**design/flow/config.mk**
```make
export PLATFORM = sky130hd
export DESIGN_NAME = pipelined_cordic
export DESIGN_NICKNAME = pipelined_cordic
export VERILOG_FILES = /design/flow/design.v
export SDC_FILE = /design/flow/constraint.sdc
export NUM_CORES = 4
export LEC_CHECK = 0
export CAP_MARGIN = 30
export CELL_PAD_IN_SITES_GLOBAL_PLACEMENT = 2
export CORE_ASPECT_RATIO = 1.61
export CORE_MARGIN = 2
export CORE_UTILIZATION = 20
export CTS_CLUSTER_SIZE = 76
export GPL_ROUTABILITY_DRIVEN = 1
export GPL_TIMING_DRIVEN = 0
export HOLD_SLACK_MARGIN = 0.18
export MIN_ROUTING_LAYER = met2
export PLACE_DENSITY = 0.67
export SLEW_MARGIN = 30
export TNS_END_PERCENT = 15
```
**design/flow/design.v**
```verilog
module pipelined_cordic(
    input Clk, Rst,
    input signed[15:0] x_in, y_in, theta_in,
    output reg signed[15:0] sine_theta,
    output reg signed[15:0] cosine_theta
);
reg signed [15:0] x[0:15], y[0:15], theta[0:15], x_out[0:15], y_out[0:15], theta_out[0:15];
wire signed [15:0] atan_out [0:15];
reg [3:0] stage;  
assign atan_out[0] = 16'b0011001001000100;
assign atan_out[1] = 16'b0001110110101100;
assign atan_out[2] = 16'b0000111110101101;
assign atan_out[3] = 16'b0000011111110101;
assign atan_out[4] = 16'b0000001111111110;
assign atan_out[5] = 16'b0000001000000000;
assign atan_out[6] = 16'b0000000100000000;
assign atan_out[7] = 16'b0000000010000000;
assign atan_out[8] = 16'b0000000001000000;
assign atan_out[9] = 16'b0000000000100000;
assign atan_out[10] = 16'b0000000000010000;
assign atan_out[11] = 16'b0000000000001000;
assign atan_out[12] = 16'b0000000000000100;
assign atan_out[13] = 16'b0000000000000010;
assign atan_out[14] = 16'b0000000000000001;
assign atan_out[15] = 16'b0000000000000000;
genvar i;
generate
    for (i = 0; i < 16; i = i + 1) begin : stages
        always @(posedge Clk or posedge Rst) begin
            if (Rst)
                begin
                    x[i] <= 0;
                    y[i] <= 0;
                    theta[i] <= 0;
                end
            else 
                begin
                    if (i == 0) begin
                        x[i] <= x_in;
                        y[i] <= y_in;
                        theta[i] <= theta_in;
                    end else begin
                        x[i] <= x_out[i-1];
                        y[i] <= y_out[i-1];
                        theta[i] <= theta_out[i-1];
                    end
                end
        end
        always @(*) begin
            if (theta[i][15] == 1) begin
                x_out[i] = x[i] + (y[i] >>> (i));
                y_out[i] = y[i] - (x[i] >>> (i));
                theta_out[i] = theta[i] + atan_out[i];
            end else begin
                x_out[i] = x[i] - (y[i] >>> (i));
                y_out[i] = y[i] + (x[i] >>> (i));
                theta_out[i] = theta[i] - atan_out[i];
            end
        end
    end
endgenerate
always @(posedge Clk or posedge Rst) begin
    if (Rst) begin
        sine_theta <= 0;
        cosine_theta <= 0;
    end else begin
        sine_theta <= y_out[15];  
        cosine_theta <= x_out[15];  
    end
end
endmodule
```
**design/flow/run.sh**
```bash
#!/bin/bash
# the make line also repeats each setting of config.mk as NAME=value (left out here)
make -C /OpenROAD-flow-scripts/flow DESIGN_CONFIG=/design/flow/config.mk WORK_HOME=/design/flow/orfs CLKGATE_MAP_FILE= finish
```
**design/flow/constraint.sdc**
```tcl
create_clock -name core_clock -period 5.45 [get_ports {Clk}]
set_input_delay 1.0900 -clock core_clock [delete_from_list [all_inputs] [get_ports {Clk}]]
set_output_delay 1.0900 -clock core_clock [all_outputs]
set_load 0.01 [all_outputs]
```
==> results of run 1 <==
stage by stage:
stage	util (%)	TNS, ps	setup WS (ps)	cells	area [um^2]
2_1_floorplan	-	-5015190	-6400	5422	53200
3_3_place_gp	22.0	-9410270	-12140	9012	58400
3_5_place_dp	22.4	0	639	9048	59300
4_1_cts	23.6	0	627	9218	62600
5_1_grt	23.6	0	39.4	9219	62600
6_report	23.6	0	474	9224	62600
final cells by class:
type | count | area [um^2] | area share [%]
Multi-Input combinational cell | 4227 | 32100 | 51.2
Inverter | 352 | 1330 | 2.12
Tap cell | 3509 | 4390 | 7.01
Clock inverter | 35 | 533 | 0.851
Sequential cell | 784 | 19600 | 31.3
Clock buffer | 135 | 2760 | 4.41
Antenna cell | 5 | 12.5 | 0.0200
Timing Repair Buffer | 118 | 1660 | 2.65
Buffer | 59 | 230 | 0.368
layer usage:
layer	vias to the layer above	track usage (%)	share of wire, %
met5	-	0.359	0.042
li1	19400	-	-
met4	2	3.13	7.4
met3	1193	16.2	29
met1	20500	-	0
met2	14200	25.3	64
==> out/metrics.csv, run 1 <==
metric;value;unit
critPathLaunchType;flop;
fin_nets;6475;
die_area;270000;um^2
io_pins;82;
overflow;0;
netlist_top_cells_count;784 x dfrtp_1, 740 x ha_1, 565 x a21oi_1;
yosys_warnings;7;
maxCapViolations;0;
synth.mux.area_fraction;1.25;%
fp_util;20.1;%
grt_pass1_wl;233000;um
flop_cell;dfrtp_1;
gp_congestion;0.919;
worstPathArrival;5660;ps
relSlewSlack;33.3;%
area_growth_syn_to_layout;17.7;%
drt-initial-drc-count;8717;
ys.flops;784;
drc;0;
fmax;201;MHz
cts_root_buf;clkbuf_16;
worstPathCellList;clkbuf_1 -> buf_1 -> mux2i_1 -> fa_1 -> a21o_1 -> a21oi_1 -> nor2b_1 -> o21a_1 -> o41ai_2 -> o21ai_1 -> o41ai_1 -> xnor2_1;
setup_viol;0;
ys_area;53200;um^2
holdCritStartpoint;theta[5][8];
avgViaCountPerCell;6.00;
nFillCells;28600;
critPathMaxFanout;13;
required;6130;ps
synth_seq_share;36.9;%
die_w;410;um
ant_nets;0;
cp.depth;12;
tool_warnings;88;
reg2reg_slack;470;ps
synthXorXnorAreaFrac;12.3;%
synth_top_cell_by_area;dfrtp_1;
slew_violations;0;
hold_violations;0;
syn_area;53200;um^2
end_kind;flop;
aoi_share;17.2;%
postCtsSetupBuffers;0;
io_buffer_count;81;
topCombFamilyByArea;adder cells;
crit_family;AND-OR/OR-AND gates;
routedWlPerCell;16.4;um
dieHeight;658;um
whs;341;ps
whs_path_depth;0;
outcome;complete, no violations;
num_rows;240;
r2r_cells;12;
core;265000;um^2
r2r_start;theta[2][15];
post-synth-top-count-cell;dfrtp_1;
cts_tree;yes;
cts_htree_levels;3;
hold_path.class;flop to flop;
slowest_stage;buf_1;
grtUsageTotal;16.9;%
top_area_share;36.9;%
ctsResizeCount;0;
simple_gate_area_share;10.2;%
rsz0062_at_grt;false;
drt-total-wl;152000;um
r2r_end;y[3][14];
cp-endpoint;y[3][14];
firstDrtPassIters;6;
clk_pin_slew;60;ps
cts_buffer_depth;3;
hold_buffers;0;
ys_cells;5422;
clock-sinks;784;
vias;55300;
synthArstFlopShare;100;%
critPathBufInv;2;
clock_latency;770;ps
syn_inst;5422;
place_hpwl;116000;um
cpPeakStageDelay;700;ps
yosysUniqueCellTypes;82;
avgSynthCellArea;9.81;um^2
numCtsBuffers;96;
grt_max_degree;29;
fin_crit;4980;ps
synth_nets;6259;
adder_share;19.2;%
hold-path-endpoint;theta[6][8];
fin_crit_sh;91.3;%
crit_type;flop to flop;
grt_pass1_vias;58600;
synth.area.top_cells;dfrtp_1 37%, ha_1 17%, xnor2_1 8.6%, a21oi_1 5.3%, xor2_1 3.6%;
startpoint;theta[2][15];
edf_count;0;
skew;62.2;ps
worst_pin_slew;991;ps
antenna_found_initial;0;
==> run 2: changes to the inputs <==
Settings changed: ABC_AREA from default to 0, CAP_MARGIN 30 to 35, CELL_PAD_IN_SITES_GLOBAL_PLACEMENT 2 to default, CORE_ASPECT_RATIO 1.61 to default, CORE_UTILIZATION 20 to 72, CTS_CLUSTER_DIAMETER from default to 379, CTS_CLUSTER_SIZE 76 to 17, GPL_ROUTABILITY_DRIVEN 1 to default, GPL_TIMING_DRIVEN 0 to default, HOLD_SLACK_MARGIN 0.18 to default, MIN_ROUTING_LAYER met2 to default, PLACE_DENSITY 0.67 to 0.94, SETUP_SLACK_MARGIN from default to -0.25, SLEW_MARGIN 30 to 40, TNS_END_PERCENT 15 to default.
Clock period 5.45 ns to 2.43 ns, I/O delays scaled along.
==> run 2 against run 1 <==
Effect of this change: the flow now stops in 4_1_cts; die area fell by 72%; synthesized area did not move; synthesized cell count did not move.
==> out/metrics.csv, run 2 <==
metric;value;unit;change
outcome;did not finish;;was complete, no violations
lastStage;4_1_cts;;
stop_error;[ERROR DPL-0038] Utilization greater than 100%, impossible to legalize;;
avgSynthCellArea;9.81;um^2;unchanged
adder_share;19.2;%;unchanged
edf_count;0;;unchanged
io_pins;82;;unchanged
dp_slack;-1220;ps;was 639 ps
synthXorXnorAreaFrac;12.3;%;unchanged
fp_util;72.8;%;was 20.1%
die_area;76100;um^2;was 270000 um^2
num_rows;99;;was 240
core;73100;um^2;was 265000 um^2
post-synth-top-count-cell;dfrtp_1;;unchanged
syn_area;53200;um^2;unchanged
simple_gate_area_share;10.2;%;unchanged
yosysUniqueCellTypes;82;;unchanged
yosys_warnings;7;;unchanged
synth.area.top_cells;dfrtp_1 37%, ha_1 17%, xnor2_1 8.6%, a21oi_1 5.3%, xor2_1 3.6%;;unchanged
syn_inst;5422;;unchanged
flop_cell;dfrtp_1;;unchanged
synth_nets;6259;;unchanged
aoi_share;17.2;%;unchanged
gp_congestion;0.947;;was 0.919
io_buffer_count;81;;unchanged
top_area_share;36.9;%;unchanged
topCombFamilyByArea;adder cells;;unchanged
ys_cells;5422;;unchanged
place_hpwl;170000;um;was 116000 um
synth_seq_share;36.9;%;unchanged
synthArstFlopShare;100;%;unchanged
netlist_top_cells_count;784 x dfrtp_1, 740 x ha_1, 565 x a21oi_1;;unchanged
ys.flops;784;;unchanged
dieHeight;276;um;was 658 um
synth.mux.area_fraction;1.25;%;unchanged
synth_top_cell_by_area;dfrtp_1;;unchanged
ys_area;53200;um^2;unchanged
die_w;276;um;was 410 um
[run 2: metrics by stage]
step | cells | instance area [um^2]
global placement | 7739 | 65800
detailed placement | 7739 | 65800
floorplan | 5422 | 53800
==> run 3: changes to the inputs <==
Settings changed: ABC_AREA 0 to 1, CAP_MARGIN 35 to 20, CELL_PAD_IN_SITES_DETAIL_PLACEMENT from default to 0, CELL_PAD_IN_SITES_GLOBAL_PLACEMENT from default to 0, CTS_CLUSTER_DIAMETER 379 to default, CTS_CLUSTER_SIZE 17 to 72, MAX_ROUTING_LAYER from default to met5, PLACE_DENSITY 0.94 to default, PLACE_DENSITY_LB_ADDON from default to 0.24, SETUP_SLACK_MARGIN -0.25 to 0.69.
Clock period 2.43 ns to 2.38 ns, I/O delays scaled along.
==> run 3 against run 2 <==
Effect of this change: the run again fails in 4_1_cts; die area grew 9.8%; synthesized area is 10% higher; synthesized cell count grew 37%.
==> out/metrics.csv, run 3 <==
metric;value;unit;change
outcome;did not finish;;unchanged
lastStage;4_1_cts;;unchanged
stop_error;[ERROR DPL-0038] Utilization greater than 100%, impossible to legalize;;unchanged
syn_inst;7413;;was 5422
io_buffer_count;81;;unchanged
dieHeight;289;um;was 276 um
fp_util;72.6;%;was 72.8%
dpl-instance-area;68900;um^2;was 65800 um^2
synthArstFlopShare;100;%;unchanged
aoi_share;11.7;%;was 17.2%
topCombFamilyByArea;simple AND/OR/NAND/NOR gates;;was adder cells
die_w;289;um;was 276 um
synth_nets;8250;;was 6259
ys.flops;784;;unchanged
netlist_top_cells_count;1618 x nand2_1, 963 x inv_1, 784 x dfrtp_1;;was 784 x dfrtp_1, 740 x ha_1, 565 x a21oi_1
yosysUniqueCellTypes;54;;was 82
adder_share;17.4;%;was 19.2%
dp_slack;-564;ps;was -1220 ps
ys_area;58500;um^2;was 53200 um^2
syn_area;58500;um^2;was 53200 um^2
synth_top_cell_by_area;dfrtp_1;;unchanged
die_area;83500;um^2;was 76100 um^2
flop_cell;dfrtp_1;;unchanged
num_rows;104;;was 99
simple_gate_area_share;21.1;%;was 10.2%
yosys_warnings;7;;unchanged
edf_count;0;;unchanged
post-synth-top-count-cell;nand2_1;;was dfrtp_1
top_area_share;33.5;%;was 36.9%
synth.area.top_cells;dfrtp_1 34%, ha_1 16%, nand2_1 10%, xor2_1 7.6%, inv_1 6.2%;;was dfrtp_1 37%, ha_1 17%, xnor2_1 8.6%, a21oi_1 5.3%, xor2_1 3.6%
place_hpwl;131000;um;was 170000 um
synthXorXnorAreaFrac;9.67;%;was 12.3%
ys_cells;7413;;was 5422
core;80500;um^2;was 73100 um^2
gp_congestion;1.00;;was 0.947
avgSynthCellArea;7.89;um^2;was 9.81 um^2
io_pins;82;;unchanged
synth_seq_share;33.5;%;was 36.9%
synth.mux.area_fraction;0.0342;%;was 1.25%
==> run 3: stage by stage <==
step	utilization (%)	hold WS, ps	std cells
after detailed placement	85.5	336	9527
after global placement	85.5	331	9527
after floorplan	-	331	7413
==> run 4: changes to the inputs <==
Settings changed: ABC_AREA 1 to default, CTS_CLUSTER_SIZE 72 to default, SETUP_SLACK_MARGIN 0.69 to default.
Clock period 2.38 ns to 3.06 ns, I/O delays scaled along.
==> run 4 against run 3 <==
Effect of this change: the layout now fails its checks (negative setup slack); die area is 9.0% lower; synthesized area is 9.1% lower; synthesized cell count is 27% lower.
==> out/metrics.csv, run 4 <==
metric;value;unit;change
routedWlPerCell;19.8;um;
vias;43800;;
dieHeight;276;um;was 289 um
worstPathArrival;3730;ps;
hold_path.class;flop to flop;;
cp.depth;17;;
final.setup.tns;-586;ps;
antenna_found_initial;1;;
grt_pass1_vias;43600;;
core;73100;um^2;was 80500 um^2
hold_violations;0;;
synth.mux.area_fraction;1.25;%;was 0.0342%
netlist_top_cells_count;784 x dfrtp_1, 740 x ha_1, 565 x a21oi_1;;was 1618 x nand2_1, 963 x inv_1, 784 x dfrtp_1
tool_warnings;90;;
avgViaCountPerCell;6.28;;
clk_pin_slew;60;ps;
adder_share;19.2;%;was 17.4%
hold-path-endpoint;theta[9][5];;
drt-total-wl;138000;um;
io_buffer_count;81;;unchanged
cts_root_buf;clkbuf_16;;
worstPathCellList;inv_1 -> ha_2 -> nand2b_1 -> or4_4 -> or2_4 -> nor2_4 -> nor2_2 -> xnor2_2 -> ha_1 -> buf_4 -> and3_1 -> nand3_1 -> nand2_1 -> a41o_1 -> o21ai_1 -> a21oi_1 -> xnor2_1;;
fin_crit_sh;105;%;
edf_count;0;;unchanged
yosysUniqueCellTypes;82;;was 54
end_kind;flop;;
syn_area;53200;um^2;was 58500 um^2
yosys_warnings;7;;unchanged
setup_slack;-155;ps;
fin_nets;6793;;
cp-endpoint;y[4][15];;
r2r_cells;17;;
fin_crit;3220;ps;
n_antenna_cell;0;;
cts_tree;yes;;
holdCritStartpoint;theta[8][5];;
flop_cell;dfrtp_1;;unchanged
ant_nets;0;;
whs_path_depth;0;;
logic_area;33600;um^2;
startpoint;x[3][3];;
check-failures;negative setup slack;;
synthXorXnorAreaFrac;12.3;%;was 9.67%
critPathLaunchType;flop;;
slowest_stage;or4_4;;
drc;0;;
ys_cells;5422;;was 7413
clock_latency;650;ps;
synth.area.top_cells;dfrtp_1 37%, ha_1 17%, xnor2_1 8.6%, a21oi_1 5.3%, xor2_1 3.6%;;was dfrtp_1 34%, ha_1 16%, nand2_1 10%, xor2_1 7.6%, inv_1 6.2%
cts_htree_levels;3;;
dp_slack;-183;ps;was -564 ps
maxCapViolations;0;;
die_w;276;um;was 289 um
outcome;finished with violations;;was did not finish
cts_buffer_depth;3;;
crit_type;flop to flop;;
relSlewSlack;51.9;%;
fmax;311;MHz;
synth_seq_share;36.9;%;was 33.5%
ys_area;53200;um^2;was 58500 um^2
rsz0062_at_grt;true;;
setup_viol;9;;
num_rows;99;;was 104
io_pins;82;;unchanged
die_area;76100;um^2;was 83500 um^2
synth_nets;6259;;was 8250
post-synth-top-count-cell;dfrtp_1;;was nand2_1
slew_violations;0;;
drt-initial-drc-count;3472;;
seq_area;19600;um^2;
skew;37.2;ps;
clock-sinks;784;;
cpPeakStageDelay;440;ps;
overflow;0;;
nFillCells;3729;;
required;3570;ps;
top_area_share;36.9;%;was 33.5%
numCtsBuffers;84;;
critPathBufInv;2;;
r2r_start;x[3][3];;
fp_util;72.8;%;was 72.6%
grtUsageTotal;34.1;%;
simple_gate_area_share;10.2;%;was 21.1%
reg2reg_slack;-160;ps;
grt_max_degree;71;;
critPathMaxFanout;5;;
r2r_end;y[4][15];;
place_hpwl;93600;um;was 131000 um
avgSynthCellArea;9.81;um^2;was 7.89 um^2
synthArstFlopShare;100;%;unchanged
area_growth_syn_to_layout;18.2;%;
ys.flops;784;;unchanged
syn_inst;5422;;was 7413
gp_congestion;0.919;;was 1.00
topCombFamilyByArea;adder cells;;was simple AND/OR/NAND/NOR gates
aoi_share;17.2;%;was 11.7%
firstDrtPassIters;6;;
synth_top_cell_by_area;dfrtp_1;;unchanged
crit_family;simple AND/OR/NAND/NOR gates;;
grt_pass1_wl;212000;um;
worst_pin_slew;720;ps;
[run 4: what timing repair did]
action | CTS | global route
pin swaps | 20 | 137
endpoints found under the setup margin | 47 | 130
cloned | 0 | 0
resized | 73 | 314
setup buffers | 8 | 55
hold buffers | 0 | 0
[run 4: final cells by class]
class / count / share of cell area, %
clock buffer: 120 / 3.91
clock inverter: 31 / 0.573
inverter: 352 / 2.14
multi-input combinational: 4227 / 53.5
sequential: 784 / 31.2
tap: 959 / 1.91
timing repair buffer: 507 / 6.76
[run 4: per-layer routing]
layer	track usage, %	wire length, um	share of wire, %	vias up
met5	0	12	0.0087	-
met2	61.5	70900	51	1727
li1	-	-	-	20200
met4	15.3	6440	4.7	2
met3	4.24	6740	4.9	542
met1	40.6	54000	39	21300
[run 4: per-stage QoR]
stage | util, % | std cells | cell area (um^2) | hold WS (ps)
floorplan | - | 5422 | 53300 | 331
global placement | 79.3 | 6766 | 58000 | 331
detailed placement | 79.3 | 6766 | 58000 | 335
CTS | 83.7 | 6925 | 61200 | 331
global route | 86.1 | 6980 | 62900 | 343
finish | 86.1 | 6980 | 62900 | 332
==> run 5: changes to the inputs <==
Settings changed: CELL_PAD_IN_SITES_DETAIL_PLACEMENT 0 to default, CELL_PAD_IN_SITES_GLOBAL_PLACEMENT 0 to default, CTS_CLUSTER_SIZE from default to 42, MAX_ROUTING_LAYER met5 to default, PLACE_DENSITY from default to 0.93, PLACE_DENSITY_LB_ADDON 0.24 to default, SLEW_MARGIN 40 to 20.
Clock period 3.06 ns to 3.08 ns, I/O delays scaled along.
==> run 5 against run 4 <==
Effect of this change: the flow now stops in 5_1_grt; synthesized cell count did not move; synthesized area did not move; die area did not move.
==> out/metrics.csv, run 5 <==
metric;value;unit;change
synth_top_cell_by_area;dfrtp_1;;unchanged
syn_area;53200;um^2;unchanged
numCtsBuffers;82;;was 84
synthXorXnorAreaFrac;12.3;%;unchanged
cts_buffer_depth;3;;unchanged
ys_cells;5422;;unchanged
synth_nets;6259;;unchanged
lastStage;5_1_grt;;
dieHeight;276;um;unchanged
aoi_share;17.2;%;unchanged
cts_htree_levels;3;;unchanged
syn_inst;5422;;unchanged
ys.flops;784;;unchanged
avgSynthCellArea;9.81;um^2;unchanged
edf_count;0;;unchanged
clock-sinks;784;;unchanged
die_w;276;um;unchanged
grtUsageTotal;74.2;%;
adder_share;19.2;%;unchanged
yosys_warnings;7;;unchanged
ys_area;53200;um^2;unchanged
dp_slack;-216;ps;was -183 ps
synth.area.top_cells;dfrtp_1 37%, ha_1 17%, xnor2_1 8.6%, a21oi_1 5.3%, xor2_1 3.6%;;unchanged
outcome;did not finish;;was finished with violations
cts_root_buf;clkbuf_16;;unchanged
io_buffer_count;81;;unchanged
yosysUniqueCellTypes;82;;unchanged
fp_util;72.8;%;unchanged
io_pins;82;;unchanged
post-synth-top-count-cell;dfrtp_1;;unchanged
gp_congestion;0.942;;was 0.919
synth_seq_share;36.9;%;unchanged
topCombFamilyByArea;adder cells;;unchanged
place_hpwl;96800;um;was 93600 um
netlist_top_cells_count;784 x dfrtp_1, 740 x ha_1, 565 x a21oi_1;;unchanged
synth.mux.area_fraction;1.25;%;unchanged
core;73100;um^2;unchanged
top_area_share;36.9;%;unchanged
simple_gate_area_share;10.2;%;unchanged
die_area;76100;um^2;unchanged
overflow;22;;
stop_error;[ERROR GRT-0232] Routing congestion too high. Check the congestion heatmap in the GUI.;;
flop_cell;dfrtp_1;;unchanged
hold_buffers;0;;unchanged
synthArstFlopShare;100;%;unchanged
num_rows;99;;unchanged
==> run 5: stage by stage <==
stage,cell area (um^2),cells
3_5_place_dp,57600,6723
4_1_cts,61100,6895
3_3_place_gp,57600,6723
2_1_floorplan,53200,5422
==> run 5: layer usage <==
| layer | global-route usage, % | overflow |
|---|---|---|
| met5 | 42.0 | 1 |
| met4 | 71.9 | 13 |
| met3 | 64.9 | 2 |
| met2 | 88.2 | 6 |
| met1 | 71.9 | 0 |
==> run 5: timing repair <==
item                                    4_1_cts
hold endpoints to repair                      0
buffers inserted                             23
pin swaps                                    30
resized                                     121
endpoints found under the setup margin       80
==> run 6: changes to the inputs <==
Settings changed: ABC_AREA from default to 1, CAP_MARGIN 20 to 0, CORE_ASPECT_RATIO from default to 1.35, CTS_CLUSTER_DIAMETER from default to 394, CTS_CLUSTER_SIZE 42 to 99, PLACE_DENSITY 0.93 to 0.6, SETUP_SLACK_MARGIN from default to -0.16, SLEW_MARGIN 20 to 5.
Clock period 3.08 ns to 1.92 ns, I/O delays scaled along.
==> run 6 against run 5 <==
Effect of this change: the flow stops in 4_1_cts; synthesized cell count rose by 37%; die area is 9.9% higher; synthesized area rose by 10%.
==> out/metrics.csv, run 6 <==
metric;value;unit;change
outcome;did not finish;;unchanged
lastStage;4_1_cts;;was 5_1_grt
stop_error;[ERROR DPL-0038] Utilization greater than 100%, impossible to legalize;;was [ERROR GRT-0232] Routing congestion too high. Check the congestion heatmap in the GUI.
synth_nets;8250;;was 6259
topCombFamilyByArea;simple AND/OR/NAND/NOR gates;;was adder cells
synth.area.top_cells;dfrtp_1 34%, ha_1 16%, nand2_1 10%, xor2_1 7.6%, inv_1 6.2%;;was dfrtp_1 37%, ha_1 17%, xnor2_1 8.6%, a21oi_1 5.3%, xor2_1 3.6%
place_inst;10200;;was 6723
aoi_share;11.7;%;was 17.2%
io_buffer_count;81;;unchanged
adder_share;17.4;%;was 19.2%
ys.flops;784;;unchanged
core;80500;um^2;was 73100 um^2
yosys_warnings;7;;unchanged
place_hpwl;156000;um;was 96800 um
simple_gate_area_share;21.1;%;was 10.2%
synth_seq_share;33.5;%;was 36.9%
dpl-instance-area;74300;um^2;was 57600 um^2
gp_congestion;1.03;;was 0.942
synthXorXnorAreaFrac;9.67;%;was 12.3%
syn_inst;7413;;was 5422
top_area_share;33.5;%;was 36.9%
post-synth-top-count-cell;nand2_1;;was dfrtp_1
io_pins;82;;unchanged
synth.mux.area_fraction;0.0342;%;was 1.25%
synthArstFlopShare;100;%;unchanged
synth_top_cell_by_area;dfrtp_1;;unchanged
avgSynthCellArea;7.89;um^2;was 9.81 um^2
ys_area;58500;um^2;was 53200 um^2
die_area;83600;um^2;was 76100 um^2
dieHeight;335;um;was 276 um
die_w;249;um;was 276 um
dp_slack;-889;ps;was -216 ps
edf_count;0;;unchanged
netlist_top_cells_count;1618 x nand2_1, 963 x inv_1, 784 x dfrtp_1;;was 784 x dfrtp_1, 740 x ha_1, 565 x a21oi_1
syn_area;58500;um^2;was 53200 um^2
flop_cell;dfrtp_1;;unchanged
yosysUniqueCellTypes;54;;was 82
ys_cells;7413;;was 5422
fp_util;72.6;%;was 72.8%
num_rows;121;;was 99
==> run 7: changes to the inputs <==
Settings changed: ABC_AREA 1 to default, CORE_ASPECT_RATIO 1.35 to default, CTS_CLUSTER_DIAMETER 394 to default, CTS_CLUSTER_SIZE 99 to 69, PLACE_DENSITY 0.6 to 0.67, SETUP_SLACK_MARGIN -0.16 to -0.17, SLEW_MARGIN 5 to 20.
Clock period 1.92 ns to 2.86 ns, I/O delays scaled along.
==> run 7 against run 6 <==
Effect of this change: the layout now fails its checks (negative setup slack); synthesized area fell by 9.1%; synthesized cell count is 27% lower; die area down 9.0%.
==> out/metrics.csv, run 7 <==
metric;value;unit;change
fin_nets;7172;;
area_growth_syn_to_layout;25.0;%;
crit_family;simple AND/OR/NAND/NOR gates;;
synth.mux.area_fraction;1.25;%;was 0.0342%
fmax;303;MHz;
worst_pin_slew;761;ps;
hold_path.class;flop to flop;;
crit_type;flop to flop;;
post-synth-top-count-cell;dfrtp_1;;was nand2_1
grtUsageTotal;37.0;%;
layoutNonFillerInstCount;7361;;
io_buffer_count;81;;unchanged
clock_latency;670;ps;
grt_max_degree;78;;
num_rows;99;;was 121
topCombFamilyByArea;adder cells;;was simple AND/OR/NAND/NOR gates
end_kind;flop;;
avgSynthCellArea;9.81;um^2;was 7.89 um^2
relSlewSlack;49.2;%;
worstPathArrival;3890;ps;
hold-path-endpoint;theta[8][3];;
cpPeakStageDelay;430;ps;
ant_nets;0;;
grt_pass1_vias;46000;;
logic_area;34400;um^2;
fin_crit;3300;ps;
hold_violations;0;;
critPathMaxFanout;3;;
top_area_share;36.9;%;was 33.5%
setup_viol;154;;
cts_tree;yes;;
n_antenna_cell;0;;
fp_util;72.8;%;was 72.6%
routedWlPerCell;21.9;um;
drt-initial-drc-count;4761;;
slew_violations;0;;
place_hpwl;101000;um;was 156000 um
yosys_warnings;7;;unchanged
critPathBufInv;1;;
outcome;finished with violations;;was did not finish
synth_seq_share;36.9;%;was 33.5%
cts_root_buf;clkbuf_16;;
syn_area;53200;um^2;was 58500 um^2
cts_buffer_depth;3;;
startpoint;x[3][3];;
clk_pin_slew;60;ps;
yosysUniqueCellTypes;82;;was 54
cp-endpoint;y[4][13];;
adder_share;19.2;%;was 17.4%
drt-total-wl;161000;um;
worstPathCellList;inv_1 -> ha_2 -> nand2b_1 -> or4_4 -> or2_4 -> nor2_2 -> nor2_2 -> xnor2_2 -> ha_4 -> a21oi_4 -> nor2b_1 -> o21ai_2 -> nand2_1 -> a41o_1 -> o41ai_2 -> xnor2_1;;
r2r_cells;16;;
maxCapViolations;0;;
cts_htree_levels;3;;
netlist_top_cells_count;784 x dfrtp_1, 740 x ha_1, 565 x a21oi_1;;was 1618 x nand2_1, 963 x inv_1, 784 x dfrtp_1
fin_util;91.0;%;
clock-sinks;784;;
setup_slack;-442;ps;
synth_nets;6259;;was 8250
firstDrtPassIters;24;;
synth.area.top_cells;dfrtp_1 37%, ha_1 17%, xnor2_1 8.6%, a21oi_1 5.3%, xor2_1 3.6%;;was dfrtp_1 34%, ha_1 16%, nand2_1 10%, xor2_1 7.6%, inv_1 6.2%
drc;0;;
simple_gate_area_share;10.2;%;was 21.1%
vias;47400;;
place_inst;7129;;was 10200
die_w;276;um;was 249 um
nFillCells;3026;;
die_area;76100;um^2;was 83600 um^2
syn_inst;5422;;was 7413
r2r_end;y[4][13];;
required;3440;ps;
gp_congestion;0.957;;was 1.03
flop_cell;dfrtp_1;;unchanged
grt_pass1_wl;227000;um;
numCtsBuffers;85;;
cp.depth;16;;
edf_count;0;;unchanged
critPathLaunchType;flop;;
holdCritStartpoint;theta[7][3];;
reg2reg_slack;-440;ps;
slowest_stage;or4_4;;
path_common_cell;nor2_2;;
avgViaCountPerCell;6.44;;
dieHeight;276;um;was 335 um
synthArstFlopShare;100;%;unchanged
fin_crit_sh;115;%;
overflow;0;;
check-failures;negative setup slack;;
antenna_found_initial;1;;
r2r_start;x[3][3];;
io_pins;82;;unchanged
ys_area;53200;um^2;was 58500 um^2
aoi_share;17.2;%;was 11.7%
seq_area;19600;um^2;
ys.flops;784;;unchanged
synth_top_cell_by_area;dfrtp_1;;unchanged
rsz0062_at_grt;true;;
core;73100;um^2;was 80500 um^2
synthXorXnorAreaFrac;12.3;%;was 9.67%
whs_path_depth;0;;
ys_cells;5422;;was 7413
tool_warnings;92;;
skew;25.0;ps;
[run 7: final cells by class]
class                      instances  area share [%]
inverter                         352            2.00
clock buffer                     124            3.80
multi-input combinational       4227            51.6
timing repair buffer             885            10.7
tap                              959            1.80
clock inverter                    30           0.499
sequential                       784            29.5
[run 7: per-layer routing]
layer | up-vias | track usage (%) | part of all wire [%]
met5 | - | 0 | 0
met2 | 2557 | 65.4 | 49
met1 | 23000 | 45.5 | 37
li1 | 21000 | - | -
met4 | 0 | 14.5 | 6.5
met3 | 903 | 5.65 | 7.4
[run 7: through the flow]
stage,setup TNS (ps),instance area (um^2),worst slack (ps),hold slack (ps)
2_1_floorplan,-6643280,53300,-8470,331
3_3_place_gp,-6690,60800,-323,332
3_5_place_dp,-14430,60800,-367,336
4_1_cts,-12090,64300,-286,342
5_1_grt,-43640,66500,-576,343
6_report,-21900,66500,-442,341
[run 7: timing repair]
action / in CTS / in global routing
resized: 112 / 406
setup buffers: 30 / 64
pin swaps: 43 / 202
setup endpoints to repair: 64 / 141
hold buffers: 0 / 0
==> run 8: changes to the inputs <==
Settings changed: CAP_MARGIN 0 to 20, CTS_CLUSTER_SIZE 69 to 42, PLACE_DENSITY 0.67 to 0.78, SETUP_SLACK_MARGIN -0.17 to default.
Clock period 2.86 ns to 2.67 ns, I/O delays scaled along.
==> run 8 against run 7 <==
Effect of this change: synthesized cell count is the same; synthesized area is the same; the run now fails in 4_1_cts; die area is the same.
==> out/metrics.csv, run 8 <==
metric;value;unit;change
outcome;did not finish;;was finished with violations
lastStage;4_1_cts;;
stop_error;[ERROR DPL-0033] detailed placement checks failed during check placement.;;
syn_area;53200;um^2;unchanged
yosysUniqueCellTypes;82;;unchanged
synth.area.top_cells;dfrtp_1 37%, ha_1 17%, xnor2_1 8.6%, a21oi_1 5.3%, xor2_1 3.6%;;unchanged
flop_cell;dfrtp_1;;unchanged
edf_count;0;;unchanged
gp_congestion;0.938;;was 0.957
syn_inst;5422;;unchanged
yosys_warnings;7;;unchanged
ys.flops;784;;unchanged
io_pins;82;;unchanged
io_buffer_count;81;;unchanged
core;73100;um^2;unchanged
synthXorXnorAreaFrac;12.3;%;unchanged
post-synth-top-count-cell;dfrtp_1;;unchanged
adder_share;19.2;%;unchanged
synth_seq_share;36.9;%;unchanged
dieHeight;276;um;unchanged
ys_area;53200;um^2;unchanged
avgSynthCellArea;9.81;um^2;unchanged
top_area_share;36.9;%;unchanged
topCombFamilyByArea;adder cells;;unchanged
synth_nets;6259;;unchanged
fp_util;72.8;%;unchanged
ys_cells;5422;;unchanged
place_hpwl;108000;um;was 101000 um
synthArstFlopShare;100;%;unchanged
simple_gate_area_share;10.2;%;unchanged
aoi_share;17.2;%;unchanged
synth_top_cell_by_area;dfrtp_1;;unchanged
die_w;276;um;unchanged
num_rows;99;;unchanged
netlist_top_cells_count;784 x dfrtp_1, 740 x ha_1, 565 x a21oi_1;;unchanged
die_area;76100;um^2;unchanged
synth.mux.area_fraction;1.25;%;unchanged
[run 8: per-stage QoR]
step | worst slack [ps] | std cells | area, um^2 | setup TNS [ps] | util, %
global placement | -482 | 7450 | 63400 | -20480 | 86.8
detailed placement | -598 | 7450 | 63400 | -36620 | 86.8
floorplan | -8620 | 5422 | 53600 | -6769420 | -
==> run 9: changes to the inputs <==
Settings changed: CAP_MARGIN 20 to 0, CELL_PAD_IN_SITES_DETAIL_PLACEMENT from default to 1, CELL_PAD_IN_SITES_GLOBAL_PLACEMENT from default to 2, CORE_MARGIN 2 to 9, CORE_UTILIZATION 72 to 43, CTS_CLUSTER_SIZE 42 to default, MAX_ROUTING_LAYER from default to met4, PLACE_DENSITY 0.78 to 0.49, SETUP_SLACK_MARGIN from default to 0.02, SLEW_MARGIN 20 to 0.
Clock period 2.67 ns to 4.49 ns, I/O delays scaled along.
==> run 9 against run 8 <==
Effect of this change: now clean on timing, DRC and antenna; synthesized cell count did not move; die area up 80%; synthesized area stayed put.
==> out/metrics.csv, run 9 <==
metric;value;unit;change
outcome;complete, no violations;;was did not finish
io_buffer_count;81;;unchanged
critPathLaunchType;flop;;
ys_cells;5422;;unchanged
vias;39100;;
nFillCells;13800;;
skew;24.5;ps;
cts_root_buf;clkbuf_16;;
syn_area;53200;um^2;unchanged
dieHeight;370;um;was 276 um
edf_count;0;;unchanged
topCombFamilyByArea;adder cells;;unchanged
clock-sinks;784;;
post-synth-top-count-cell;dfrtp_1;;unchanged
grt_pass1_vias;41900;;
hold_violations;0;;
cp-endpoint;y[14][15];;
synthArstFlopShare;100;%;unchanged
tool_warnings;92;;
cts_htree_levels;3;;
firstDrtPassIters;5;;
worstPathCellList;inv_1 -> ha_1 -> inv_1 -> ha_1 -> a21boi_0 -> ha_1 -> a21oi_1 -> inv_1 -> o41ai_2 -> o31ai_1 -> o21a_1 -> or4_1 -> and3_1;;
r2r_cells;13;;
slew_violations;0;;
cp.depth;13;;
critPathMaxFanout;6;;
avgViaCountPerCell;5.37;;
dp_slack;756;ps;was -598 ps
fp_util;43.5;%;was 72.8%
flop_cell;dfrtp_1;;unchanged
hold_path.class;flop to flop;;
r2r_start;x[13][13];;
maxCapViolations;0;;
synth.area.top_cells;dfrtp_1 37%, ha_1 17%, xnor2_1 8.6%, a21oi_1 5.3%, xor2_1 3.6%;;unchanged
io_pins;82;;unchanged
overflow;0;;
setup_viol;0;;
top_area_share;36.9;%;unchanged
place_hpwl;104000;um;was 108000 um
drc;0;;
critPathBufInv;3;;
hold-path-endpoint;theta[8][4];;
ys.flops;784;;unchanged
antenna_found_initial;0;;
synth_nets;6259;;unchanged
num_rows;128;;was 99
setup_slack;752;ps;
synth.mux.area_fraction;1.25;%;unchanged
holdCritStartpoint;theta[7][4];;
drt-total-wl;132000;um;
cts_tree;yes;;
fin_crit_sh;83.3;%;
grt_max_degree;117;;
cpPeakStageDelay;640;ps;
slowest_stage;a21boi_0;;
aoi_share;17.2;%;unchanged
fin_nets;6420;;
gp_congestion;0.833;;was 0.938
rsz0062_at_grt;false;;
synthXorXnorAreaFrac;12.3;%;unchanged
r2r_end;y[14][15];;
worst_pin_slew;893;ps;
syn_inst;5422;;unchanged
reg2reg_slack;750;ps;
routedWlPerCell;18.2;um;
drt-initial-drc-count;1455;;
ant_nets;0;;
grt_pass1_wl;223000;um;
crit_type;flop to flop;;
postCtsSetupBuffers;0;;
cts_buffer_depth;3;;
whs_path_depth;0;;
clock_latency;680;ps;
yosys_warnings;7;;unchanged
numCtsBuffers;93;;
netlist_top_cells_count;784 x dfrtp_1, 740 x ha_1, 565 x a21oi_1;;unchanged
startpoint;x[13][13];;
final.setup.tns;0;ps;
crit_family;AND-OR/OR-AND gates;;
end_kind;flop;;
die_area;137000;um^2;was 76100 um^2
clk_pin_slew;60;ps;
worstPathArrival;4310;ps;
ctsResizeCount;0;;
adder_share;19.2;%;unchanged
relSlewSlack;40.0;%;
grtUsageTotal;20.1;%;
core;122000;um^2;was 73100 um^2
hold_buffers;0;;
fin_util;48.7;%;
yosysUniqueCellTypes;82;;unchanged
avgSynthCellArea;9.81;um^2;unchanged
fin_crit;3740;ps;
ys_area;53200;um^2;unchanged
synth_seq_share;36.9;%;unchanged
whs;335;ps;
die_w;370;um;was 276 um
fmax;267;MHz;
n_antenna_cell;0;;
area_growth_syn_to_layout;12.0;%;
required;5060;ps;
synth_top_cell_by_area;dfrtp_1;;unchanged
simple_gate_area_share;10.2;%;unchanged
[run 9: area by class of cell]
| class | count | area [um^2] | area share (%) |
|---|---|---|---|
| multi-input cells | 4227 | 32000 | 53.8 |
| flip-flops and latches | 784 | 19600 | 32.9 |
| clock buffers | 123 | 2670 | 4.49 |
| well taps | 1625 | 2030 | 3.41 |
| inverters | 352 | 1330 | 2.23 |
| repair buffers | 125 | 1240 | 2.08 |
| clock inverters | 49 | 638 | 1.07 |
[run 9: per-stage QoR]
| step | instance area, um^2 | cells |
|---|---|---|
| 6_report | 59600 | 7285 |
| 5_1_grt | 59600 | 7285 |
| 4_1_cts | 59600 | 7285 |
| 3_5_place_dp | 56200 | 7113 |
| 3_3_place_gp | 56200 | 7113 |
| 2_1_floorplan | 53200 | 5422 |
[run 9: routing by layer]
layer / wire length (um) / share of wire [%] / track usage [%] / vias up
met4: 2780 / 2.1 / 4.32 / 0
li1: - / - / - / 19400
met1: 62900 / 48 / 26.2 / 19200
met3: 2970 / 2.2 / 2.54 / 170
met2: 63700 / 48 / 33.5 / 293
met5: 0 / 0 / - / -
==> run 10: changes to the inputs <==
Settings changed: ABC_AREA from default to 1, CAP_MARGIN 0 to 20, CELL_PAD_IN_SITES_DETAIL_PLACEMENT 1 to 0, CELL_PAD_IN_SITES_GLOBAL_PLACEMENT 2 to 0, CORE_MARGIN 9 to 2, CORE_UTILIZATION 43 to 72, CTS_CLUSTER_DIAMETER from default to 398, CTS_CLUSTER_SIZE from default to 72, MAX_ROUTING_LAYER met4 to met5, PLACE_DENSITY 0.49 to default, PLACE_DENSITY_LB_ADDON from default to 0.26, SETUP_SLACK_MARGIN 0.02 to -0.15, SLEW_MARGIN 0 to 35.
Clock period 4.49 ns to 2.36 ns, I/O delays scaled along.
==> run 10 against run 9 <==
Effect of this change: the flow now stops in 5_1_grt; synthesized area rose by 10%; die area fell by 39%; synthesized cell count increased by 37%.
==> out/metrics.csv, run 10 <==
metric;value;unit;change
cts_root_buf;clkbuf_16;;unchanged
flop_cell;dfrtp_1;;unchanged
top_area_share;33.5;%;was 36.9%
synth.area.top_cells;dfrtp_1 34%, ha_1 16%, nand2_1 10%, xor2_1 7.6%, inv_1 6.2%;;was dfrtp_1 37%, ha_1 17%, xnor2_1 8.6%, a21oi_1 5.3%, xor2_1 3.6%
ys_cells;7413;;was 5422
place_hpwl;128000;um;was 104000 um
num_rows;104;;was 128
simple_gate_area_share;21.1;%;was 10.2%
synth_nets;8250;;was 6259
grtUsageTotal;86.4;%;
overflow;1673;;
core;80500;um^2;was 122000 um^2
netlist_top_cells_count;1618 x nand2_1, 963 x inv_1, 784 x dfrtp_1;;was 784 x dfrtp_1, 740 x ha_1, 565 x a21oi_1
ys_area;58500;um^2;was 53200 um^2
post-synth-top-count-cell;nand2_1;;was dfrtp_1
lastStage;5_1_grt;;
dp_slack;-401;ps;was 756 ps
fp_util;72.6;%;was 43.5%
dieHeight;289;um;was 370 um
cts_buffer_depth;3;;unchanged
dpl-instance-area;68600;um^2;was 56200 um^2
yosys_warnings;7;;unchanged
edf_count;0;;unchanged
ys.flops;784;;unchanged
clock-sinks;784;;unchanged
adder_share;17.4;%;was 19.2%
outcome;did not finish;;was complete, no violations
synthXorXnorAreaFrac;9.67;%;was 12.3%
avgSynthCellArea;7.89;um^2;was 9.81 um^2
synth_seq_share;33.5;%;was 36.9%
gp_congestion;1.01;;was 0.833
die_area;83500;um^2;was 137000 um^2
aoi_share;11.7;%;was 17.2%
syn_area;58500;um^2;was 53200 um^2
cts_htree_levels;1;;was 3
synthArstFlopShare;100;%;unchanged
synth_top_cell_by_area;dfrtp_1;;unchanged
yosysUniqueCellTypes;54;;was 82
die_w;289;um;was 370 um
numCtsBuffers;14;;was 93
topCombFamilyByArea;simple AND/OR/NAND/NOR gates;;was adder cells
io_pins;82;;unchanged
syn_inst;7413;;was 5422
stop_error;[ERROR GRT-0232] Routing congestion too high. Check the congestion heatmap in the GUI.;;
synth.mux.area_fraction;0.0342;%;was 1.25%
io_buffer_count;81;;unchanged
## run 10: what timing repair did
action | 4_1_cts
gates resized | 295
setup buffers | 55
pin swaps | 99
setup endpoints to repair | 164
hold buffers | 0
## run 10: layer usage
metal	GRT overflow	track usage [%]
met4	540	94.9
met2	1065	103
met5	2	41.8
met3	49	71.7
met1	17	81.9
## run 10: per-stage QoR
step	std cells	util (%)	hold WS (ps)	TNS (ps)
floorplan	7413	-	331	-6956090
global placement	9560	85.2	331	-16610
detailed placement	9560	85.2	336	-36140
CTS	9630	87.5	92.0	-22590
==> run 11: changes to the inputs <==
Settings changed: ABC_AREA 1 to default, CORE_MARGIN 2 to 4, CTS_CLUSTER_DIAMETER 398 to default, CTS_CLUSTER_SIZE 72 to default, SETUP_SLACK_MARGIN -0.15 to default, SLEW_MARGIN 35 to 0.
Clock period 2.36 ns to 3.73 ns, I/O delays scaled along.
==> run 11 against run 10 <==
Effect of this change: now clean on timing, DRC and antenna; synthesized cell count fell by 27%; synthesized area down 9.1%; die area down 6.3%.
==> out/metrics.csv, run 11 <==
metric;value;unit;change
skew;31.3;ps;
numCtsBuffers;81;;was 14
die_w;280;um;was 289 um
crit_type;flop to flop;;
grtUsageTotal;30.2;%;
required;4270;ps;
setup_viol;0;;
tool_warnings;92;;
avgSynthCellArea;9.81;um^2;was 7.89 um^2
hold_buffers;0;;unchanged
outcome;complete, no violations;;was did not finish
place_hpwl;87400;um;was 128000 um
clk_pin_slew;70;ps;
simple_gate_area_share;10.2;%;was 21.1%
dp_slack;327;ps;was -401 ps
yosysUniqueCellTypes;82;;was 54
hold-path-endpoint;theta[12][2];;
relSlewSlack;51.4;%;
antenna_found_initial;1;;
fp_util;72.8;%;was 72.6%
setup_slack;227;ps;
whs;323;ps;
hold_path.class;flop to flop;;
fin_nets;6418;;
postCtsSetupBuffers;0;;was 55
core;73100;um^2;was 80500 um^2
top_area_share;36.9;%;was 33.5%
synth.area.top_cells;dfrtp_1 37%, ha_1 17%, xnor2_1 8.6%, a21oi_1 5.3%, xor2_1 3.6%;;was dfrtp_1 34%, ha_1 16%, nand2_1 10%, xor2_1 7.6%, inv_1 6.2%
overflow;0;;
topCombFamilyByArea;adder cells;;was simple AND/OR/NAND/NOR gates
grt_pass1_vias;41500;;
avgViaCountPerCell;6.09;;
yosys_warnings;7;;unchanged
synthXorXnorAreaFrac;12.3;%;was 9.67%
clock_latency;650;ps;
dieHeight;280;um;was 289 um
synthArstFlopShare;100;%;unchanged
critPathMaxFanout;6;;
syn_inst;5422;;was 7413
hold_violations;0;;
cp.depth;16;;
firstDrtPassIters;7;;
ant_nets;0;;
synth_nets;6259;;was 8250
cts_root_buf;clkbuf_16;;unchanged
worstPathCellList;inv_1 -> ha_1 -> nand2b_1 -> or4_1 -> or2_1 -> nor2_1 -> nor2_1 -> xnor2_1 -> ha_1 -> a21oi_1 -> nor2b_1 -> o21ai_0 -> nand2_1 -> a41o_1 -> o41ai_1 -> xnor2_1;;
die_area;78300;um^2;was 83500 um^2
cts_htree_levels;3;;was 1
fmax;285;MHz;
post-synth-top-count-cell;dfrtp_1;;was nand2_1
place_inst;6457;;was 9560
slew_violations;0;;
r2r_cells;16;;
r2r_end;y[4][13];;
startpoint;x[3][3];;
maxCapViolations;0;;
routedWlPerCell;17.8;um;
adder_share;19.2;%;was 17.4%
end_kind;flop;;
dpl-instance-area;55500;um^2;was 68600 um^2
synth_top_cell_by_area;dfrtp_1;;unchanged
io_pins;82;;unchanged
reg2reg_slack;230;ps;
grt_pass1_wl;198000;um;
fin_crit_sh;93.9;%;
ys.flops;784;;unchanged
ys_cells;5422;;was 7413
flop_cell;dfrtp_1;;unchanged
crit_family;simple AND/OR/NAND/NOR gates;;
worst_pin_slew;729;ps;
cp-endpoint;y[4][13];;
netlist_top_cells_count;784 x dfrtp_1, 740 x ha_1, 565 x a21oi_1;;was 1618 x nand2_1, 963 x inv_1, 784 x dfrtp_1
design_area;58300;um^2;
ys_area;53200;um^2;was 58500 um^2
clock-sinks;784;;unchanged
drc;0;;
grt_max_degree;145;;
fin_crit;3500;ps;
aoi_share;17.2;%;was 11.7%
edf_count;0;;unchanged
num_rows;99;;was 104
layoutNonFillerInstCount;6604;;
whs_path_depth;0;;
cpPeakStageDelay;430;ps;
cts_tree;yes;;
syn_area;53200;um^2;was 58500 um^2
cts_buffer_depth;3;;unchanged
synth_seq_share;36.9;%;was 33.5%
rsz0062_at_grt;false;;
slowest_stage;or4_1;;
synth.mux.area_fraction;1.25;%;was 0.0342%
final.setup.tns;0;ps;
r2r_start;x[3][3];;
worstPathArrival;4040;ps;
critPathLaunchType;flop;;
fin_util;79.7;%;
vias;40200;;
drt-total-wl;118000;um;
area_growth_syn_to_layout;9.56;%;
holdCritStartpoint;theta[11][2];;
drt-initial-drc-count;2510;;
ctsResizeCount;0;;was 295
critPathBufInv;1;;
io_buffer_count;81;;unchanged
gp_congestion;0.926;;was 1.01
==> run 11: layer usage <==
layer | vias to the layer above | global-route usage (%) | wire, um
met4 | 0 | 11.8 | 4330
li1 | 19400 | - | -
met3 | 327 | 3.61 | 4330
met2 | 961 | 55.3 | 60600
met1 | 19500 | 36.5 | 48500
met5 | - | 0 | 0
==> run 11: area by class of cell <==
cell class,count,area [um^2]
flip-flops and latches,784,19600
diodes,1,2.50
repair buffers,135,1330
multi-input cells,4227,32000
clock buffers,113,2360
well taps,959,1200
clock inverters,33,420
fillers,4569,14800
inverters,352,1330
==> run 12: changes to the inputs <==
Settings changed: ABC_AREA from default to 1, CORE_MARGIN 4 to 2, CTS_CLUSTER_SIZE from default to 72, HOLD_SLACK_MARGIN from default to 0.29, PLACE_DENSITY_LB_ADDON 0.26 to 0.24, SLEW_MARGIN 0 to 40.
Clock period 3.73 ns to 2.34 ns, I/O delays scaled along.
==> run 12 against run 11 <==
Effect of this change: the run now fails in 4_1_cts; synthesized cell count up 37%; synthesized area up 10%; die area up 6.7%.
==> out/metrics.csv, run 12 <==
metric;value;unit;change
gp_congestion;1.02;;was 0.926
die_area;83500;um^2;was 78300 um^2
num_rows;104;;was 99
synthXorXnorAreaFrac;9.67;%;was 12.3%
topCombFamilyByArea;simple AND/OR/NAND/NOR gates;;was adder cells
dieHeight;289;um;was 280 um
top_area_share;33.5;%;was 36.9%
edf_count;0;;unchanged
ys_cells;7413;;was 5422
dp_slack;-339;ps;was 327 ps
place_hpwl;130000;um;was 87400 um
synth.area.top_cells;dfrtp_1 34%, ha_1 16%, nand2_1 10%, xor2_1 7.6%, inv_1 6.2%;;was dfrtp_1 37%, ha_1 17%, xnor2_1 8.6%, a21oi_1 5.3%, xor2_1 3.6%
post-synth-top-count-cell;nand2_1;;was dfrtp_1
synth_seq_share;33.5;%;was 36.9%
die_w;289;um;was 280 um
flop_cell;dfrtp_1;;unchanged
io_pins;82;;unchanged
synth_nets;8250;;was 6259
io_buffer_count;81;;unchanged
syn_inst;7413;;was 5422
avgSynthCellArea;7.89;um^2;was 9.81 um^2
aoi_share;11.7;%;was 17.2%
lastStage;4_1_cts;;
outcome;did not finish;;was complete, no violations
syn_area;58500;um^2;was 53200 um^2
core;80500;um^2;was 73100 um^2
dpl-instance-area;69000;um^2;was 55500 um^2
synth_top_cell_by_area;dfrtp_1;;unchanged
yosys_warnings;7;;unchanged
fp_util;72.6;%;was 72.8%
synthArstFlopShare;100;%;unchanged
place_inst;9590;;was 6457
simple_gate_area_share;21.1;%;was 10.2%
adder_share;17.4;%;was 19.2%
synth.mux.area_fraction;0.0342;%;was 1.25%
yosysUniqueCellTypes;54;;was 82
netlist_top_cells_count;1618 x nand2_1, 963 x inv_1, 784 x dfrtp_1;;was 784 x dfrtp_1, 740 x ha_1, 565 x a21oi_1
ys.flops;784;;unchanged
ys_area;58500;um^2;was 53200 um^2
stop_error;[ERROR DPL-0033] detailed placement checks failed during check placement.;;
## run 12: through the flow
| step | hold slack (ps) |
|---|---|
| after detailed placement | 335 |
| after global placement | 332 |
| after floorplan | 331 |
==> run 13: changes to the inputs <==
Settings changed: ABC_AREA 1 to default, CELL_PAD_IN_SITES_DETAIL_PLACEMENT 0 to default, CELL_PAD_IN_SITES_GLOBAL_PLACEMENT 0 to 2, CORE_ASPECT_RATIO from default to 0.98, CORE_UTILIZATION 72 to 40, CTS_CLUSTER_DIAMETER from default to 94, CTS_CLUSTER_SIZE 72 to default, GPL_ROUTABILITY_DRIVEN from default to 0, HOLD_SLACK_MARGIN 0.29 to default, MAX_ROUTING_LAYER met5 to met4, PLACE_DENSITY from default to 0.82, PLACE_DENSITY_LB_ADDON 0.24 to default, SETUP_SLACK_MARGIN from default to 0.95, SLEW_MARGIN 40 to 20.
Clock period 2.34 ns to 4.5 ns, I/O delays scaled along.
==> run 13 against run 12 <==
Effect of this change: die area rose by 63%; synthesized area fell by 9.1%; synthesized cell count fell by 27%; the run now finishes clean.
==> out/metrics.csv, run 13 <==
metric;value;unit;change
drt-initial-drc-count;2017;;
setup_viol;0;;
synth.area.top_cells;dfrtp_1 37%, ha_1 17%, xnor2_1 8.6%, a21oi_1 5.3%, xor2_1 3.6%;;was dfrtp_1 34%, ha_1 16%, nand2_1 10%, xor2_1 7.6%, inv_1 6.2%
syn_inst;5422;;was 7413
outcome;complete, no violations;;was did not finish
grt_pass1_wl;200000;um;
drc;0;;
cpPeakStageDelay;680;ps;
overflow;0;;
cts_tree;yes;;
simple_gate_area_share;10.2;%;was 21.1%
ys_area;53200;um^2;was 58500 um^2
cp-endpoint;y[3][14];;
grt_max_degree;123;;
holdCritStartpoint;theta[5][0];;
hold_violations;0;;
die_area;136000;um^2;was 83500 um^2
clk_pin_slew;60;ps;
crit_family;AND-OR/OR-AND gates;;
cts_buffer_depth;3;;
dp_slack;803;ps;was -339 ps
synthXorXnorAreaFrac;12.3;%;was 9.67%
ys_cells;5422;;was 7413
dieHeight;365;um;was 289 um
clock_latency;710;ps;
yosys_warnings;7;;unchanged
post-synth-top-count-cell;dfrtp_1;;was nand2_1
cp.depth;11;;
synth_top_cell_by_area;dfrtp_1;;unchanged
skew;65.7;ps;
whs_path_depth;0;;
synth_nets;6259;;was 8250
syn_area;53200;um^2;was 58500 um^2
vias;38500;;
worstPathCellList;nor3_1 -> nor2_1 -> xnor2_1 -> ha_1 -> a21oi_1 -> nor2b_1 -> o21a_1 -> o41ai_2 -> o21ai_1 -> o41ai_1 -> xnor2_1;;
grtUsageTotal;18.6;%;
hold_path.class;flop to flop;;
numCtsBuffers;96;;
drt-total-wl;121000;um;
slew_violations;0;;
yosysUniqueCellTypes;82;;was 54
fin_crit_sh;75.5;%;
nFillCells;12600;;
firstDrtPassIters;5;;
tool_warnings;92;;
ys.flops;784;;unchanged
grtUsageMet2;29.1;%;
place_inst;7222;;was 9590
synthArstFlopShare;100;%;unchanged
path_common_cell;xnor2_1;;
io_buffer_count;81;;unchanged
critPathLaunchType;flop;;
globalRouteMet3Util;2.63;%;
ant_nets;0;;
die_w;372;um;was 289 um
adder_share;19.2;%;was 17.4%
critPathBufInv;0;;
worst_pin_slew;845;ps;
worstPathArrival;3990;ps;
r2r_end;y[3][14];;
cts_htree_levels;3;;
fmax;294;MHz;
required;5100;ps;
place_hpwl;94800;um;was 130000 um
antenna_found_initial;3;;
fin_crit;3400;ps;
top_area_share;36.9;%;was 33.5%
routedWlPerCell;16.4;um;
avgSynthCellArea;9.81;um^2;was 7.89 um^2
layoutNonFillerInstCount;7404;;
avgViaCountPerCell;5.20;;
clock-sinks;784;;
flop_cell;dfrtp_1;;unchanged
critPathMaxFanout;6;;
reg2reg_slack;1100;ps;
crit_type;flop to flop;;
maxCapViolations;0;;
synth.mux.area_fraction;1.25;%;was 0.0342%
rsz0062_at_grt;true;;
r2r_start;x[2][2];;
cts_root_buf;clkbuf_16;;
synth_seq_share;36.9;%;was 33.5%
num_rows;132;;was 104
hold-path-endpoint;theta[6][0];;
netlist_top_cells_count;784 x dfrtp_1, 740 x ha_1, 565 x a21oi_1;;was 1618 x nand2_1, 963 x inv_1, 784 x dfrtp_1
r2r_cells;11;;
grtUsageMet1;25.6;%;
core;132000;um^2;was 80500 um^2
area_growth_syn_to_layout;12.9;%;
end_kind;flop;;
topCombFamilyByArea;adder cells;;was simple AND/OR/NAND/NOR gates
setup_slack;1100;ps;
startpoint;x[2][2];;
slowest_stage;nor3_1;;
aoi_share;17.2;%;was 11.7%
edf_count;0;;unchanged
grt.busiest_layer;met2;;
hold_buffers;0;;
relSlewSlack;43.2;%;
grt_pass1_vias;38000;;
fin_nets;6418;;
fp_util;40.3;%;was 72.6%
io_pins;82;;unchanged
## run 13: through the flow
| stage | utilization [%] | hold WS, ps | area [um^2] | setup TNS (ps) |
|---|---|---|---|---|
| after CTS | 45.2 | 322 | 59800 | 0 |
| final | 45.4 | 323 | 60000 | 0 |
| after global placement | 42.6 | 332 | 56300 | 0 |
| after floorplan | - | 331 | 53200 | -5611030 |
| after global routing | 45.4 | 333 | 60000 | 0 |
| after detailed placement | 42.6 | 335 | 56300 | 0 |
## run 13: layer usage
metal | part of all wire [%] | up-vias
met5 | 0 | -
met4 | 1.9 | 0
met3 | 3.2 | 131
met2 | 46 | 487
met1 | 49 | 18400
li1 | - | 19400
## run 13: area by class of cell
cell class,instances,area [um^2],share of cell area [%]
clock inverters,59,875,1.46
repair buffers,120,1180,1.96
multi-input cells,4227,32300,53.7
diodes,2,5.00,0.00834
clock buffers,118,2570,4.29
inverters,352,1340,2.23
flip-flops and latches,784,19600,32.7
well taps,1742,2180,3.63
## run 13: timing repair
action                     in CTS  in global routing
gates resized                   2                 54
setup endpoints to repair       2                 47
setup buffers                   0                  3
pin swaps                       0                  2
gates cloned                    0                  0
==> run 14: changes to the inputs <==
Settings changed: CELL_PAD_IN_SITES_GLOBAL_PLACEMENT 2 to default, CORE_ASPECT_RATIO 0.98 to default, CORE_UTILIZATION 40 to 69, CTS_CLUSTER_DIAMETER 94 to default, CTS_CLUSTER_SIZE from default to 42, GPL_ROUTABILITY_DRIVEN 0 to default, MAX_ROUTING_LAYER met4 to default, PLACE_DENSITY 0.82 to 0.6, SETUP_SLACK_MARGIN 0.95 to default.
Clock period 4.5 ns to 3.27 ns, I/O delays scaled along.
==> run 14 against run 13 <==
Effect of this change: first-iteration DRC count up 1.3%; via count up 4.4%; non-clock buffer count up 162; synthesized area unchanged; die area down 42%; sequential cell count unchanged; routed wire length down 1.4%; global-route usage up 12 points; critical path depth unchanged; critical path type unchanged; count of clock-buffer cells in the layout down 2.
==> out/metrics.csv, run 14 <==
metric;value;unit;change
post-synth-top-count-cell;dfrtp_1;;unchanged
fin_crit;3170;ps;was 3400 ps
critPathMaxFanout;5;;was 6
hold_violations;0;;unchanged
syn_area;53200;um^2;unchanged
cts_htree_levels;3;;unchanged
layoutNonFillerInstCount;6835;;was 7404
drc;0;;unchanged
core;76100;um^2;was 132000 um^2
synth.mux.area_fraction;1.25;%;unchanged
numCtsBuffers;86;;was 96
adder_share;19.2;%;unchanged
grt_pass1_vias;40300;;was 38000
grtUsageTotal;30.3;%;was 18.6%
critPathLaunchType;flop;;unchanged
critPathBufInv;1;;was 0
maxCapViolations;0;;unchanged
clock-sinks;784;;unchanged
io_pins;82;;unchanged
fmax;315;MHz;was 294 MHz
end_kind;flop;;unchanged
avgViaCountPerCell;5.88;;was 5.20
overflow;0;;unchanged
io_buffer_count;81;;unchanged
aoi_share;17.2;%;unchanged
flop_cell;dfrtp_1;;unchanged
die_area;79300;um^2;was 136000 um^2
r2r_end;x[12][14];;was y[3][14]
crit_family;AND-OR/OR-AND gates;;unchanged
cts_tree;yes;;unchanged
edf_count;0;;unchanged
cp.depth;11;;unchanged
worstPathArrival;3740;ps;was 3990 ps
ys_cells;5422;;unchanged
rsz0062_at_grt;true;;unchanged
synth_nets;6259;;unchanged
clock_latency;650;ps;was 710 ps
synth_seq_share;36.9;%;unchanged
place_hpwl;91600;um;was 94800 um
routedWlPerCell;17.5;um;was 16.4 um
area_growth_syn_to_layout;13.7;%;was 12.9%
fin_nets;6570;;was 6418
required;3840;ps;was 5100 ps
r2r_start;y[11][11];;was x[2][2]
tool_warnings;91;;was 92
cpPeakStageDelay;450;ps;was 680 ps
slowest_stage;a2111o_1;;was nor3_1
skew;21.6;ps;was 65.7 ps
num_rows;101;;was 132
dieHeight;282;um;was 365 um
holdCritStartpoint;theta[5][4];;was theta[5][0]
fin_crit_sh;97.0;%;was 75.5%
netlist_top_cells_count;784 x dfrtp_1, 740 x ha_1, 565 x a21oi_1;;unchanged
synthArstFlopShare;100;%;unchanged
startpoint;y[11][11];;was x[2][2]
clk_pin_slew;60;ps;about the same
slew_violations;0;;unchanged
antenna_found_initial;1;;was 3
cts_buffer_depth;3;;unchanged
synth_top_cell_by_area;dfrtp_1;;unchanged
setup_viol;0;;unchanged
simple_gate_area_share;10.2;%;unchanged
firstDrtPassIters;6;;was 5
worstPathCellList;inv_1 -> ha_1 -> mux2_2 -> fa_1 -> a21o_1 -> a21oi_1 -> o21bai_1 -> a2111o_1 -> and3_1 -> a221oi_2 -> xnor2_1;;was nor3_1 -> nor2_1 -> xnor2_1 -> ha_1 -> a21oi_1 -> nor2b_1 -> o21a_1 -> o41ai_2 -> o21ai_1 -> o41ai_1 -> xnor2_1
hold-path-endpoint;theta[6][4];;was theta[6][0]
n_antenna_cell;0;;was 2
outcome;complete, no violations;;unchanged
r2r_cells;11;;unchanged
vias;40200;;was 38500
grt_pass1_wl;197000;um;was 200000 um
top_area_share;36.9;%;unchanged
syn_inst;5422;;unchanged
cts_root_buf;clkbuf_16;;unchanged
yosys_warnings;7;;unchanged
gp_congestion;0.921;;
place_inst;6653;;was 7222
ys_area;53200;um^2;unchanged
drt-total-wl;119000;um;was 121000 um
worst_pin_slew;714;ps;was 845 ps
hold_path.class;flop to flop;;unchanged
ys.flops;784;;unchanged
relSlewSlack;52.3;%;was 43.2%
hold_buffers;0;;unchanged
drt-initial-drc-count;2043;;was 2017
whs;323;ps;about the same
grt_max_degree;89;;was 123
topCombFamilyByArea;adder cells;;unchanged
whs_path_depth;0;;unchanged
crit_type;flop to flop;;unchanged
reg2reg_slack;100;ps;was 1100 ps
cp-endpoint;x[12][14];;was y[3][14]
die_w;282;um;was 372 um
yosysUniqueCellTypes;82;;unchanged
synthXorXnorAreaFrac;12.3;%;unchanged
synth.area.top_cells;dfrtp_1 37%, ha_1 17%, xnor2_1 8.6%, a21oi_1 5.3%, xor2_1 3.6%;;unchanged
fp_util;69.9;%;was 40.3%
avgSynthCellArea;9.81;um^2;unchanged
ant_nets;0;;unchanged
==> run 14: layout make-up <==
cell class	instances	area (um^2)
Fill cell	5095	15600
Clock buffer	116	2440
Timing Repair Buffer	282	2490
Multi-Input combinational cell	4227	32600
Tap cell	1030	1290
Sequential cell	784	19600
Clock inverter	44	669
Inverter	352	1330
==> run 14: routing by layer <==
metal / vias to the layer above / part of all wire (%) / track usage [%]
met1: 19500 / 43 / 39.0
met4: 2 / 2.6 / 8.12
met2: 763 / 50 / 54.1
li1: 19700 / - / -
met5: - / 0.011 / 0
met3: 209 / 3.6 / 3.63
==> run 14: repair_timing <==
action	in CTS	in global routing
endpoints found under the setup margin	9	66
gates cloned	0	0
pin swaps	1	25
endpoints found under the hold margin	0	0
resized	9	142
buffers inserted	1	21
==> run 14: stage by stage <==
stage	TNS, ps	utilization (%)	cell area, um^2	setup slack [ps]
after floorplan	-6382490	-	53200	-8140
after global placement	0	74.4	56600	13.9
after detailed placement	-16.9	74.4	56600	-15.6
after CTS	0	78.5	59700	1.41
after global routing	-280	79.5	60500	-48.3
final	0	79.5	60500	98.0
